## top_module_d11
module top_module_d11(
    i_clk,
    i_reset,
    i_start,
    i_load,
    i_enc_dec,
    i_pt1,
    i_pt2,
    i_key1,
    i_key2,
    i_r,
    o_ct1,
    o_ct2,
    o_done
);
make LEC_CHECK=0 CAP_MARGIN=20 CELL_PAD_IN_SITES_GLOBAL_PLACEMENT=3 CORE_ASPECT_RATIO=0.63 CORE_MARGIN=2 CORE_UTILIZATION=20 CTS_CLUSTER_SIZE=97 GPL_ROUTABILITY_DRIVEN=1 HOLD_SLACK_MARGIN=0.01 PLACE_DENSITY_LB_ADDON=0.22 SETUP_SLACK_MARGIN=1.03 SLEW_MARGIN=20 TNS_END_PERCENT=15 finish   # period 4.23 ns
run.sh (not shown) runs the stock make flow with config.mk's settings and CLKGATE_MAP_FILE=.
The first run ran to the end with violations: negative setup slack.
Edit:
CELL_PAD_IN_SITES_GLOBAL_PLACEMENT = not set   (was 3)
CORE_ASPECT_RATIO = not set   (was 0.63)
CORE_UTILIZATION = 40   (was 20)
CTS_CLUSTER_SIZE = not set   (was 97)
GPL_ROUTABILITY_DRIVEN = not set   (was 1)
HOLD_SLACK_MARGIN = not set   (was 0.01)
PLACE_DENSITY_LB_ADDON = not set   (was 0.22)
SETUP_SLACK_MARGIN = 0.1   (was 1.03)
TNS_END_PERCENT = not set   (was 15)
clock period = 5.75 ns   (was 4.23 ns; I/O delays follow)
Result:
- The new run finished with timing, DRC and antenna clean
- clock-buffer cell count came out lower by 11
- global-route usage came out higher by 12 points
- synthesized area is unchanged
- sequential share of layout area climbs by 4.9 points
- cell area fell by about a fifth
- synthesized cell count stays the same
Edit:
CORE_UTILIZATION = 58   (was 40)
CTS_CLUSTER_SIZE = 46   (was not set)
clock period = 4.76 ns   (was 5.75 ns; I/O delays follow)
- utilization came out higher by 24 points
- global-route usage came out higher by 9.5 points
- count of clock-buffer cells in the layout came out lower by 12
- cell area came out higher by 1.4%
- setup slack loses 0.13 ns
- hold slack gains 0.031 ns
- sequential share of layout area came out lower by 0.43 points
Edit:
ABC_AREA = 1   (was not set)
CTS_CLUSTER_DIAMETER = 253   (was not set)
CTS_CLUSTER_SIZE = not set   (was 46)
SETUP_SLACK_MARGIN = not set   (was 0.1)
clock period = 3.7 ns   (was 4.76 ns; I/O delays follow)
=> The new run ran to the end with violations: negative setup slack; core utilization rises by 7.7 points; first-iteration DRC count rises by 92%; design area rises by 16%.

========
Starting RTL as in the previous note.
clock: 3.51 ns
lec_check: 0
abc_area: 1
cap_margin: 25
cell_pad_in_sites_global_placement: 3
core_aspect_ratio: 1.46
core_margin: 8
core_utilization: 30
cts_cluster_diameter: 134
hold_slack_margin: 0.01
place_density: 0.95
slew_margin: 25
tns_end_percent: 5
The first run ran to the end with violations: negative setup slack.
==> next run, changes <==
- CELL_PAD_IN_SITES_DETAIL_PLACEMENT: not set -> 1
- CORE_MARGIN: 8 -> 2
- CTS_CLUSTER_DIAMETER: 134 -> 132
- HOLD_SLACK_MARGIN: 0.01 -> 0.3
- MIN_ROUTING_LAYER: not set -> met2
- PLACE_DENSITY: 0.95 -> not set
- PLACE_DENSITY_LB_ADDON: not set -> 0.24
- SETUP_SLACK_MARGIN: not set -> 0.66
- SLEW_MARGIN: 25 -> 30
- TNS_END_PERCENT: 5 -> not set
The changed run produced a layout that fails on negative setup slack.
Worst setup slack loses 0.18 ns.
Global-route usage grows by 24 points.
Synthesized area does not change.
Routed wire length rises by 17%.
Hold slack is worse by 0.16 ns.
Maximum frequency went down by 3.9%.
==> next run, changes <==
- ABC_AREA: 1 -> 0
- CELL_PAD_IN_SITES_DETAIL_PLACEMENT: 1 -> not set
- CELL_PAD_IN_SITES_GLOBAL_PLACEMENT: 3 -> 0
- CORE_UTILIZATION: 30 -> 54
- CTS_CLUSTER_DIAMETER: 132 -> 134
- HOLD_SLACK_MARGIN: 0.3 -> 0.01
- MIN_ROUTING_LAYER: met2 -> not set
- PLACE_DENSITY_LB_ADDON: 0.24 -> not set
- SETUP_SLACK_MARGIN: 0.66 -> not set
- SLEW_MARGIN: 30 -> 25
What happened: The changed run ran to the end with violations: negative setup slack. Synthesized area came out lower by a few percent. Non-clock buffer count fell by 387. Routed wire length is lower by a quarter to a third. Fmax rose by a little under a tenth. Register-to-register slack improves by 0.41 ns. Design area came out lower by a little under a tenth. Clock skew falls by 0.010 ns.
==> next run, changes <==
- ABC_AREA: 0 -> not set
- CAP_MARGIN: 25 -> 20
- CELL_PAD_IN_SITES_DETAIL_PLACEMENT: not set -> 0
- CELL_PAD_IN_SITES_GLOBAL_PLACEMENT: 0 -> not set
- CORE_ASPECT_RATIO: 1.46 -> 1.8
- CORE_MARGIN: 2 -> 5
- CORE_UTILIZATION: 54 -> 48
- CTS_CLUSTER_DIAMETER: 134 -> not set
- GPL_ROUTABILITY_DRIVEN: not set -> 0
- GPL_TIMING_DRIVEN: not set -> 1
- HOLD_SLACK_MARGIN: 0.01 -> not set
- MIN_ROUTING_LAYER: not set -> met2
- PLACE_DENSITY_LB_ADDON: not set -> 0.11
- SETUP_SLACK_MARGIN: not set -> 0.93
- SLEW_MARGIN: 25 -> 40
Now the flow failed in global routing (5_1_grt).
Area after synthesis stays the same.
Die size went up by 16%.
Synthesized cell count is unchanged.

========
Setup of north:
top_module_d11 again, from the RTL that the note above started with.
export LEC_CHECK = 0
export ABC_AREA = 0
export CAP_MARGIN = 20
export CELL_PAD_IN_SITES_GLOBAL_PLACEMENT = 3
export CORE_MARGIN = 2
export CORE_UTILIZATION = 21
export CTS_CLUSTER_DIAMETER = 283
export CTS_CLUSTER_SIZE = 44
export MAX_ROUTING_LAYER = met4
export MIN_ROUTING_LAYER = met2
export PLACE_DENSITY_LB_ADDON = 0.11
export SETUP_SLACK_MARGIN = 0.1
export SLEW_MARGIN = 10
export TNS_END_PERCENT = 40
create_clock -name core_clock -period 7.7 [get_ports {i_clk}]
north did not finish; the tool stopped in detailed routing with error DRT-0255.
diff inputs: north => south
- CELL_PAD_IN_SITES_GLOBAL_PLACEMENT removed (was 3)
- PLACE_DENSITY_LB_ADDON removed (was 0.11)
- CTS_CLUSTER_DIAMETER removed (was 283)
- TNS_END_PERCENT removed (was 40)
- ABC_AREA removed (was 0)
- CTS_CLUSTER_SIZE removed (was 44)
- SLEW_MARGIN changed from 10 to 20
- MAX_ROUTING_LAYER removed (was met4)
- CORE_UTILIZATION changed from 21 to 65
- MIN_ROUTING_LAYER removed (was met2)
- the clock period (ns, I/O delays scaled along) changed from 7.7 to 5.75
==> results <==
- The final layout from south, which completed every stage, passed the timing, DRC and antenna checks at the end of the flow.
- Of south and north, north shows the higher first-pass GRT wire length, with south below it.
- Of south and north, the run reporting the lower global-route usage was north.
- Looking at global-route met3 utilization, south sits 38 points below north.
Setup changes, south to east
- SETUP_SLACK_MARGIN no longer set, was 0.1
- CORE_UTILIZATION now 58, was 65
- the clock period (ns, I/O delays scaled along) now 3.38, was 5.75
==> comparison <==
Summary of east over south: number of gates given a new drive strength after cts saw an increase, setup slack went down by 1150 ps, die size climbed 11,000 µm², wire length now larger. The flow completed for east, but it is not clean: the layout still shows negative setup slack. Cell area: east higher than south. east vs south — actual slew at the worst max-slew pin dropped 25 ps. The final instance count without filler cells number comes out higher for east vs south.
Inputs modified between east and west:
- changing the clock period (ns, I/O delays scaled along) from 3.38 to 4.04
Notes after the runs:
Compared with east, west ends up with less cell area.
west vs east — routed wire length dropped by more than 10%
Note that the number of antenna violations at the first check in global routing recorded for west amounts to 0.65 times the value seen in east.
Each of east and west falls short of a clean finish.
From the logs: east reached the end of the flow and failed the layout checks with negative setup slack.
Summary of west over east: utilization lost 10 points, share of the final layout cell area in multi-input gates essentially unchanged, number of vias in the routed layout moved down, logic depth of the worst path, buffers included decreased by 7 relative to the old numbers, CTS buffer count up about 1%.
Compared with east, clock-buffer cell count in west decreased by more than 10%.

========
top_module_d11 again, from the RTL that the note above started with.
==> flow/config.mk <==
export PLATFORM = sky130hd
export DESIGN_NAME = top_module_d11
export DESIGN_NICKNAME = top_module_d11
export VERILOG_FILES = /design/flow/design.v
export SDC_FILE = /design/flow/constraint.sdc
export NUM_CORES = 4
export LEC_CHECK = 0
export CAP_MARGIN = 20
export CORE_MARGIN = 2
export CORE_UTILIZATION = 72
export CTS_CLUSTER_DIAMETER = 178
export CTS_CLUSTER_SIZE = 99
export PLACE_DENSITY = 0.4
export SETUP_SLACK_MARGIN = -0.32
export SLEW_MARGIN = 20
export TNS_END_PERCENT = 5
==> flow/constraint.sdc <==
create_clock -name core_clock -period 3.29 [get_ports {i_clk}]
set_input_delay 0.6580 -clock core_clock [delete_from_list [all_inputs] [get_ports {i_clk}]]
set_output_delay 0.6580 -clock core_clock [all_outputs]
set_load 0.01 [all_outputs]
The starting point ended with an error in global routing (5_1_grt) with GRT-0116.
Edit:
- ABC_AREA: default -> 1
- CORE_UTILIZATION: 72 -> 69
- CTS_CLUSTER_DIAMETER: 178 -> default
- PLACE_DENSITY: 0.4 -> 0.36
- SETUP_SLACK_MARGIN: -0.32 -> 0.1
- clock period: 3.29 -> 3.57 ns (I/O delays scaled with it)
The changed run never finished: it broke off in global routing (5_1_grt) on GRT-0116.
Die size increases by 9.1%.
Area after synthesis came out higher by 4.7%.
Synthesized cell count rose by 33%.
Edit:
- ABC_AREA: 1 -> default
- CORE_UTILIZATION: 69 -> 16
- CTS_CLUSTER_SIZE: 99 -> default
- PLACE_DENSITY: 0.36 -> default
- TNS_END_PERCENT: 5 -> default
- clock period: 3.57 -> 7.21 ns (I/O delays scaled with it)
Result: With this change the flow passed the timing, DRC and antenna checks. Die size went up to 4.1 times its value. Synthesized cell count went down by 25%. Area after synthesis went down by 4.5%.
Edit:
- ABC_AREA: default -> 1
- CORE_UTILIZATION: 16 -> 58
- SETUP_SLACK_MARGIN: 0.1 -> 0.34
- clock period: 7.21 -> 3.2 ns (I/O delays scaled with it)
This time the run stopped in global routing (5_1_grt).
Die area came out lower by well over a third.
Synthesized area is higher by a few percent.
Synthesized cell count rose by a quarter to a third.
Edit:
- ABC_AREA: 1 -> default
- CORE_UTILIZATION: 58 -> 40
- SETUP_SLACK_MARGIN: 0.34 -> 1.05
- clock period: 3.2 -> 5.75 ns (I/O delays scaled with it)
With this change the flow ran to the end with no violations.
Die area goes up by 38%.
Synthesized area fell by 4.5%.
Synthesized cell count fell by 25%.
Edit:
- CORE_UTILIZATION: 40 -> 71
- PLACE_DENSITY: default -> 0.65
- SETUP_SLACK_MARGIN: 1.05 -> default
- clock period: 5.75 -> 4.32 ns (I/O delays scaled with it)
=> Now the flow stopped in global routing (5_1_grt). Die area came out lower by 43%. Synthesized cell count stays the same. Synthesized area does not change.

========
top_module_d11 again, from the RTL that the note above started with.
// top_module_d11
module top_module_d11(
    i_clk,
    i_reset,
    i_start,
    i_load,
    i_enc_dec,
    i_pt1,
    i_pt2,
    i_key1,
    i_key2,
    i_r,
    o_ct1,
    o_ct2,
    o_done
);
clock: 3.22 ns
lec_check: 0
cap_margin: 20
core_margin: 2
core_utilization: 70
cts_cluster_size: 37
setup_slack_margin: 0.86
slew_margin: 20
The starting point never finished: it broke off in clock tree synthesis with DPL-0038.
Rerun with:
CORE_UTILIZATION = 72   (was 70)
CTS_CLUSTER_DIAMETER = 347   (was default)
HOLD_SLACK_MARGIN = 0.3   (was default)
PLACE_DENSITY_LB_ADDON = 0.05   (was default)
clock period = 3.34 ns   (was 3.22 ns; I/O delays follow)
What happened: The changed run stopped in clock tree synthesis; die size decreases by 2.7%; synthesized cell count stays the same; area after synthesis does not change.
Rerun with:
CORE_UTILIZATION = 66   (was 72)
CTS_CLUSTER_DIAMETER = default   (was 347)
CTS_CLUSTER_SIZE = default   (was 37)
HOLD_SLACK_MARGIN = default   (was 0.3)
MAX_ROUTING_LAYER = met4   (was default)
PLACE_DENSITY_LB_ADDON = default   (was 0.05)
SETUP_SLACK_MARGIN = default   (was 0.86)
clock period = 4.52 ns   (was 3.34 ns; I/O delays follow)
The changed run finished but fails on setup timing.
Die area rose by a little under a tenth.
Area after synthesis stays the same.
Synthesized cell count does not change.
Rerun with:
CORE_UTILIZATION = 70   (was 66)
CTS_CLUSTER_SIZE = 37   (was default)
MAX_ROUTING_LAYER = default   (was met4)
clock period = 4.75 ns   (was 4.52 ns; I/O delays follow)
Effect: The changed run completed and failed the layout checks on setup timing. Die area went down by a few percent. Cell area drops by a few percent. Synthesized area does not change. Utilization is higher by 2.3 points. Routed wire length fell slightly.
Rerun with:
CORE_UTILIZATION = 40   (was 70)
CTS_CLUSTER_SIZE = default   (was 37)
SETUP_SLACK_MARGIN = 0.1   (was default)
clock period = 5.57 ns   (was 4.75 ns; I/O delays follow)
Effect: The new run produced a clean layout. Critical path depth shrinks by 3. Utilization shrinks by 37 points. Via count shrinks by about 10%.

========
Setup of build 17:
top_module_d11 again, from the RTL that the note above started with.
export LEC_CHECK = 0
export ABC_AREA = 0
export CAP_MARGIN = 0
export CELL_PAD_IN_SITES_GLOBAL_PLACEMENT = 0
export CORE_ASPECT_RATIO = 0.71
export CORE_MARGIN = 2
export CORE_UTILIZATION = 68
export CTS_CLUSTER_DIAMETER = 364
export HOLD_SLACK_MARGIN = 0.01
export SETUP_SLACK_MARGIN = -0.22
export SLEW_MARGIN = 25
export TNS_END_PERCENT = 5
create_clock -name core_clock -period 4.24 [get_ports {i_clk}]
In build 17 the implementation ran to completion but is not tape-out ready, as the final checks report negative setup slack.
The following lists how build 19 was set up differently from build 17:
- an added PLACE_DENSITY_LB_ADDON of 0.0
- a change of SETUP_SLACK_MARGIN from -0.22 to 0.7
- a deleted TNS_END_PERCENT that had been 5
- an added CTS_CLUSTER_SIZE of 57
- a change of CTS_CLUSTER_DIAMETER from 364 to 134
- a change of SLEW_MARGIN from 25 to 15
- a change of CORE_UTILIZATION from 68 to 72
- a change of CORE_ASPECT_RATIO from 0.71 to 1.15
- a change of the clock period (ns, I/O delays scaled along) from 4.24 to 2.4
## What came out
Build 19: DPL-0038 in clock tree synthesis (4_1_cts) -> run aborted. Comparing build 17 against build 19, there is no change at all in count of flip-flops with a built-in enable after synthesis. Looking only at initial cell density of the core, and setting everything else aside, the higher value of build 19 and build 17 goes to build 19. | full die area | build 19 vs build 17 | 5.5% lower |. From build 17 to build 19, synthesized area did not move at all. From build 17 to build 19 the numbers moved as follows: share of the yosys chip area belonging to registers shows no meaningful change, placeable core region shows a reduction of about 5%, worst slack at placement shows a reduction of 1.68 ns. The lower post-detailed-placement half-perimeter wirelength came out of build 17. Number of rows created at floorplan, build 19 and build 17, higher one = build 19.
Edits applied to the flow inputs when going from build 19 to build 46:
- SLEW_MARGIN now 25, was 15
- CELL_PAD_IN_SITES_GLOBAL_PLACEMENT now 3, was 0
- CTS_CLUSTER_SIZE now 14, was 57
Results
- Diff build 19..build 46 | synthesized netlist cell count | negligible
- Build 46 did not run to completion, as it errored out during global placement without I/O (3_1_place_gp_skip_io).
- From build 19 to build 46, post-synthesis register bit count did not move at all.
- Number of flops mapped to enable cells by yosys: build 19 vs build 46 — no meaningful difference
Relative to build 46, the following input files were edited for build 29:
- changing CTS_CLUSTER_SIZE from 14 to 57
- changing SLEW_MARGIN from 25 to 15
- changing CELL_PAD_IN_SITES_GLOBAL_PLACEMENT from 3 to 0
- changing CAP_MARGIN from 0 to 40
- setting TNS_END_PERCENT to 40 for the first time
Results
- Build 29 terminated abnormally: clock tree synthesis (4_1_cts) reported DPL-0038.
- Reported for build 29 and build 46, number of cell instances after yosys synthesis turned out identical to the last digit.
- Delta (build 29 minus build 46): die width shows no meaningful change; synthesized flop and latch total barely changed; die size held; core utilization at floorplan roughly the same; synthesized cell count saw little to no change.
- From build 29 to build 46, core area did not move at all.
- From build 46 to build 29 the numbers moved as follows: number of rows created at floorplan flat, number of unique standard cell types used by synthesis shows no meaningful change, yosys-reported design area after synthesis essentially unchanged.
## Diff of input files: build 52 against build 29
- changing CAP_MARGIN from 40 to 25
- changing CORE_UTILIZATION from 72 to 55
- setting PLACE_DENSITY to 0.58 for the first time
- removing PLACE_DENSITY_LB_ADDON (formerly 0.0)
- removing CTS_CLUSTER_SIZE (formerly 57)
- changing SLEW_MARGIN from 15 to 25
- changing CORE_ASPECT_RATIO from 1.15 to 1.05
- removing SETUP_SLACK_MARGIN (formerly 0.7)
- removing TNS_END_PERCENT (formerly 40)
- changing the clock period (ns, I/O delays scaled along) from 2.4 to 3.51
### Flow results
- Among build 29 and build 52, the run that stopped before the end is build 29, and it is the only one.
- Build 52 had finished all stages when the layout checks came back failing, citing negative setup slack.
- The total placed instance area in build 52 sits 2.1% below the value recorded for build 29.
- In the metrics for build 29 and build 52, the one carrying the higher placeable core region is build 52.
- Between build 29 and build 52, width of the chip is lower for build 29, build 52 comes in above that.
- Summary of the comparison: setup slack at placement is higher in build 52, relative to build 29.
- Share of the core filled by cells before placement was lower in build 52 than in build 29.
diff inputs: build 52 => build 85
- a change of ABC_AREA from 0 to 1
- a change of CORE_MARGIN from 2 to 8
- a change of CORE_ASPECT_RATIO from 1.05 to 0.89
- a change of PLACE_DENSITY from 0.58 to 0.95
- a change of CORE_UTILIZATION from 55 to 30
- a change of CELL_PAD_IN_SITES_GLOBAL_PLACEMENT from 0 to 3
--- outcome ---
Status build 85: flow complete, layout not clean - negative setup slack
Any difference in cell area between build 52 and build 85 is small enough to ignore.
In the flow results for build 85 and build 52, the multi-input gate share of total cell area is smaller on build 85.
Measured against build 85, the via count of build 52 comes out at 0.899 times the reference value.
Global-route usage came out lower on build 85 than on build 52.
